Setup of run 1:
==> flow/design.v <==
module CORDIC #(parameter integer W = 32)
(
    input wire clk,
    input wire start,
    input wire signed [31:0] x,
    input wire signed [31:0] y,
    output wire signed [W-1:0]phi,
    output wire done
);
wire sigma;
wire signed [31:0] x_shift;
wire signed [31:0] y_shift;
reg [5:0] counter;
reg signed [31:0] x_reg;
reg signed [31:0] y_reg;
reg signed [31:0] z;
wire signed [31:0] atan_table [0:27];
assign atan_table[00] = 32'h3243f6a9; 
assign atan_table[01] = 32'h1dac6705;
assign atan_table[02] = 32'h0fadbafd;
assign atan_table[03] = 32'h07f56ea7;
assign atan_table[04] = 32'h03feab77;
assign atan_table[05] = 32'h01ffd55c;
assign atan_table[06] = 32'h00fffaab;
assign atan_table[07] = 32'h007fff55;
assign atan_table[08] = 32'h003fffeb;
assign atan_table[09] = 32'h001ffffd;
assign atan_table[10] = 32'h00100000;
assign atan_table[11] = 32'h00080000;
assign atan_table[12] = 32'h00040000;
assign atan_table[13] = 32'h00020000;
assign atan_table[14] = 32'h00010000;
assign atan_table[15] = 32'h00008000;
assign atan_table[16] = 32'h00004000;
assign atan_table[17] = 32'h00002000;
assign atan_table[18] = 32'h00001000;
assign atan_table[19] = 32'h00000800;
assign atan_table[20] = 32'h00000400;
assign atan_table[21] = 32'h00000200;
assign atan_table[22] = 32'h00000100;
assign atan_table[23] = 32'h00000080;
assign atan_table[24] = 32'h00000040;
assign atan_table[25] = 32'h00000020;
assign atan_table[26] = 32'h00000010;
assign atan_table[27] = 32'h00000008;
assign sigma = y_reg[31];
assign x_shift = y_reg >>> counter; 
assign y_shift = x_reg >>> counter; 
assign phi = z[31:31-W+1];
assign done = (counter == 28);
always @(posedge clk) begin
    if(start)begin
        x_reg <= x;
        y_reg <= y;
        z <= 0;
        counter <= 0;
    end
    else begin
        if(counter == 28) begin
            x_reg <= x_reg;
            y_reg <= y_reg;
            z <= z;
            counter <= counter;
        end
        else begin
            x_reg <= sigma ? (x_reg - x_shift) : (x_reg + x_shift);
            y_reg <= sigma ? (y_reg + y_shift) : (y_reg - y_shift);
            z <= sigma ? (z - atan_table[counter]) : (z + atan_table[counter]);
            counter <= counter + 1;
        end
    end
end
endmodule
export LEC_CHECK = 0
export CAP_MARGIN = 20
export CORE_MARGIN = 2
export CORE_UTILIZATION = 58
export SETUP_SLACK_MARGIN = -0.5
export SLEW_MARGIN = 20
create_clock -name core_clock -period 5.36 [get_ports {clk}]
run.sh (not shown) runs the stock make flow with config.mk's settings and CLKGATE_MAP_FILE=.
Run 1: flow complete, layout not clean; failing: negative setup slack
### run 1 -> run 2
-- flow/config.mk --
<<< run 1, line 10
export CORE_UTILIZATION = 58
export SETUP_SLACK_MARGIN = -0.5
>>> run 2, line 10
export CORE_UTILIZATION = 70
export CTS_CLUSTER_SIZE = 100
export PLACE_DENSITY_LB_ADDON = 0.06
export SETUP_SLACK_MARGIN = 1.08
==> flow/constraint.sdc <==
create_clock -name core_clock -period 3.72 [get_ports {clk}]
set_input_delay 0.7440 -clock core_clock [delete_from_list [all_inputs] [get_ports {clk}]]
set_output_delay 0.7440 -clock core_clock [all_outputs]
set_load 0.01 [all_outputs]
==> results <==
Run 2: DPL-0038 in detailed placement (3_5_place_dp) -> run aborted. Post-synthesis share of cell area spent on and-or and or-and gates: run 1 vs run 2 identical. Re fraction of synthesis flops using an asynchronous set or reset pin: no difference whatsoever between run 2 and run 1. Initial cell density of the core: run 1 and run 2 compared, higher one is run 2. Going from run 1 to run 2, die area shrank by more than 10%. On area figure in the yosys stat output, run 1 and run 2 are neck and neck. Relative to run 1, routability-driven placement congestion ratio has increased by about 24% in run 2. Diff run 1..run 2 | post-synth tally of flip-flops with integrated enable | unchanged.
Changes in run 3 relative to run 2:
-- flow/config.mk --
<<< run 2, line 10
export CORE_UTILIZATION = 70
export CTS_CLUSTER_SIZE = 100
export PLACE_DENSITY_LB_ADDON = 0.06
export SETUP_SLACK_MARGIN = 1.08
>>> run 3, line 10
export CORE_UTILIZATION = 64
==> flow/constraint.sdc <==
create_clock -name core_clock -period 5.36 [get_ports {clk}]
set_input_delay 1.0720 -clock core_clock [delete_from_list [all_inputs] [get_ports {clk}]]
set_output_delay 1.0720 -clock core_clock [all_outputs]
set_load 0.01 [all_outputs]
==> comparison <==
Flow for run 3 halted at global routing (5_1_grt), error code GRT-0232.
Compared to run 2, run 3 was floorplanned on a bigger die.
Share of the core filled by cells before placement down 6.7 points in run 3 wrt run 2
Run 3: global placement routability congestion is about 2.2% lower than what run 2 reported.
Setup changes, run 3 to run 4
-- flow/config.mk --
<<< run 3, line 10
export CORE_UTILIZATION = 64
>>> run 4, line 10
export CORE_UTILIZATION = 48
==> flow/constraint.sdc <==
create_clock -name core_clock -period 6.9 [get_ports {clk}]
set_input_delay 1.3800 -clock core_clock [delete_from_list [all_inputs] [get_ports {clk}]]
set_output_delay 1.3800 -clock core_clock [all_outputs]
set_load 0.01 [all_outputs]
Of run 3 and run 4, just one finished clean: run 4.
The log for run 3 ends in global routing (5_1_grt) with error GRT-0232, so the run never completed.
Delta (run 4 minus run 3): area of the die increased 32%, die span in y went up 25 um.
The run showing the smaller post-CTS setup repair buffer count is run 4.

---

RTL: the design.v shown in full above, as it stands there.
clock: 8.69 ns
lec_check: 0
cap_margin: 20
core_margin: 2
core_utilization: 72
cts_cluster_diameter: 178
cts_cluster_size: 99
setup_slack_margin: 2.59
slew_margin: 20
tns_end_percent: 5
The starting point ran to the end with no violations.
Edit:
- CORE_UTILIZATION: 72 -> 40
- CTS_CLUSTER_DIAMETER: 178 -> not set
- CTS_CLUSTER_SIZE: 99 -> not set
- SETUP_SLACK_MARGIN: 2.59 -> not set
- TNS_END_PERCENT: 5 -> not set
- clock period: 8.69 -> 7.5 ns (I/O delays scaled with it)
Outcome: Global-route usage fell by 21 points. Wire length came out higher by 2.2%. Synthesized area is unchanged. Fmax came out lower by 8.3%. Design area decreases by 1.7%. Non-clock buffer count goes down by 5. Die area rises by 78%. Cell count is higher by 10%. Worst setup slack got worse by 1.8 ns. Flip-flop count does not change.

---

## job 5758
// CORDIC: RTL as listed in full above, without the edits since
==> flow/config.mk <==
export PLATFORM = sky130hd
export DESIGN_NAME = CORDIC
export DESIGN_NICKNAME = CORDIC
export VERILOG_FILES = /design/flow/design.v
export SDC_FILE = /design/flow/constraint.sdc
export NUM_CORES = 4
export LEC_CHECK = 0
export ABC_AREA = 1
export CAP_MARGIN = 20
export CORE_ASPECT_RATIO = 0.5
export CORE_MARGIN = 2
export CORE_UTILIZATION = 55
export CTS_CLUSTER_DIAMETER = 167
export CTS_CLUSTER_SIZE = 100
export SETUP_SLACK_MARGIN = 0.76
export SLEW_MARGIN = 20
export TNS_END_PERCENT = 15
==> flow/constraint.sdc <==
create_clock -name core_clock -period 7.5 [get_ports {clk}]
set_input_delay 1.5000 -clock core_clock [delete_from_list [all_inputs] [get_ports {clk}]]
set_output_delay 1.5000 -clock core_clock [all_outputs]
set_load 0.01 [all_outputs]
The following lists how job 5433 was set up differently from job 5758:
# job 5758
export LEC_CHECK = 0
export ABC_AREA = 1
export CAP_MARGIN = 20
export CORE_ASPECT_RATIO = 0.5
export CORE_MARGIN = 2
export CORE_UTILIZATION = 55
export CTS_CLUSTER_DIAMETER = 167
export CTS_CLUSTER_SIZE = 100
export SETUP_SLACK_MARGIN = 0.76
export SLEW_MARGIN = 20
export TNS_END_PERCENT = 15
create_clock -name core_clock -period 7.5 [get_ports {clk}]
# job 5433
export LEC_CHECK = 0
export CAP_MARGIN = 20
export CORE_MARGIN = 4
export CORE_UTILIZATION = 63
export MAX_ROUTING_LAYER = met4
export MIN_ROUTING_LAYER = met2
export SLEW_MARGIN = 20
create_clock -name core_clock -period 7.5 [get_ports {clk}]
Results
The log for job 5433 ends in global routing with error GRT-0116, so the run never completed. The sequential element share of the synthesized area was comparable across job 5433 and job 5758. The area of the placeable core of job 5433 was superior to that of job 5758. STATUS worst setup slack before clock tree synthesis: job 5433 loses against job 5758. Distinct cell type count after synthesis: job 5433 and job 5758 compared, lower one is job 5758. Of job 5433 and job 5758, the run reporting the higher number of cells produced by synthesis was job 5758.
[inputs] job 6103 vs job 5433
# job 5433
export LEC_CHECK = 0
export CAP_MARGIN = 20
export CORE_MARGIN = 4
export CORE_UTILIZATION = 63
export MAX_ROUTING_LAYER = met4
export MIN_ROUTING_LAYER = met2
export SLEW_MARGIN = 20
create_clock -name core_clock -period 7.5 [get_ports {clk}]
# job 6103
export LEC_CHECK = 0
export CAP_MARGIN = 20
export CELL_PAD_IN_SITES_GLOBAL_PLACEMENT = 2
export CORE_MARGIN = 2
export CORE_UTILIZATION = 56
export CTS_CLUSTER_DIAMETER = 397
export CTS_CLUSTER_SIZE = 100
export SETUP_SLACK_MARGIN = -0.69
export SLEW_MARGIN = 20
create_clock -name core_clock -period 7.5 [get_ports {clk}]
[summary]
- global placement without I/O: job 6103 exited with error
- Comparing job 6103 and job 5433, the higher site row count is on job 6103.
- Re mean instance size in the synthesized netlist: no difference whatsoever between job 6103 and job 5433.
- Die area (job 6103 / job 5433): 1.07
- | post-synthesis share of cell area spent on xor and xnor gates | job 6103 vs job 5433 | ≈ equal |
- On overall die height, the higher figure sits with job 6103, not job 5433.

---

RTL: the design.v shown in full above, as it stands there.
==> flow/config.mk <==
export PLATFORM = sky130hd
export DESIGN_NAME = CORDIC
export DESIGN_NICKNAME = CORDIC
export VERILOG_FILES = /design/flow/design.v
export SDC_FILE = /design/flow/constraint.sdc
export NUM_CORES = 4
export LEC_CHECK = 0
export CAP_MARGIN = 20
export CORE_MARGIN = 2
export CORE_UTILIZATION = 66
export SETUP_SLACK_MARGIN = 1.34
export SLEW_MARGIN = 20
export TNS_END_PERCENT = 5
==> flow/constraint.sdc <==
create_clock -name core_clock -period 6.69 [get_ports {clk}]
set_input_delay 1.3380 -clock core_clock [delete_from_list [all_inputs] [get_ports {clk}]]
set_output_delay 1.3380 -clock core_clock [all_outputs]
set_load 0.01 [all_outputs]
Change:
Settings changed: CORE_UTILIZATION 66 to 23, SETUP_SLACK_MARGIN 1.34 to not set, TNS_END_PERCENT 5 to not set.
Clock period 6.69 ns to 7.15 ns, I/O delays scaled along.
Effect: Die size goes up to 2.8 times its value. Worst setup slack gets better by 0.19 ns. Global-route usage went down by 31 points. Cell area is lower by about 8%. Routed wire length drops by about 9%. Clock-buffer cell count went up by 4. Core utilization decreases by 58 points. Synthesized cell count stays the same. Final cell count rises by about 17%.
Change:
Settings changed: CORE_UTILIZATION 23 to 15.
Clock period 7.15 ns to 8.69 ns, I/O delays scaled along.
Hold slack stays flat.
Via count went down slightly.
Area after synthesis is unchanged.
Clock skew grows by 0.012 ns.
Change:
Settings changed: CORE_UTILIZATION 15 to 56, CTS_CLUSTER_DIAMETER set to 167, CTS_CLUSTER_SIZE set to 100, TNS_END_PERCENT set to 10.
Clock period 8.69 ns to 7.5 ns, I/O delays scaled along.
Result: Area after synthesis does not change; routed wire length decreases by about 8%; core utilization increases by 45 points; worst setup slack got worse by 0.77 ns; die size decreases by 73%; final cell count decreases by 29%; sequential share of layout area increases by 0.80 points; critical path depth increases by 1; first-iteration DRC count increases by about 4%.
Change:
Settings changed: CORE_UTILIZATION 56 to 40, CTS_CLUSTER_DIAMETER 167 to not set, CTS_CLUSTER_SIZE 100 to not set, TNS_END_PERCENT 10 to not set.
Clock period 7.5 ns to 7.15 ns, I/O delays scaled along.
After rerunning: The new run completed without violations; synthesized cell count is unchanged; fmax climbs by a few percent; sequential cell count is unchanged; worst hold slack gets better by 0.0035 ns; global-route usage drops by 8.9 points; area after synthesis does not change; clock-buffer cell count does not change.
Change:
Settings changed: CORE_UTILIZATION 40 to 70, CTS_CLUSTER_DIAMETER set to 45, CTS_CLUSTER_SIZE set to 14, SETUP_SLACK_MARGIN set to 1.36.
Clock period 7.15 ns to 7.5 ns, I/O delays scaled along.
After rerunning:
- The changed run went through all stages and came out clean
- design area increases by 5.4%
- non-clock buffer count went up by 37
- final cell count is lower by 7.6%
- first-iteration DRC count came out higher by about 130%
- global-route usage came out higher by 19 points
- die size is lower by about 40%
- clock-buffer cell count stays the same
- via count is higher by 13%
- worst hold slack improves by 0.0033 ns
- utilization is higher by 40 points
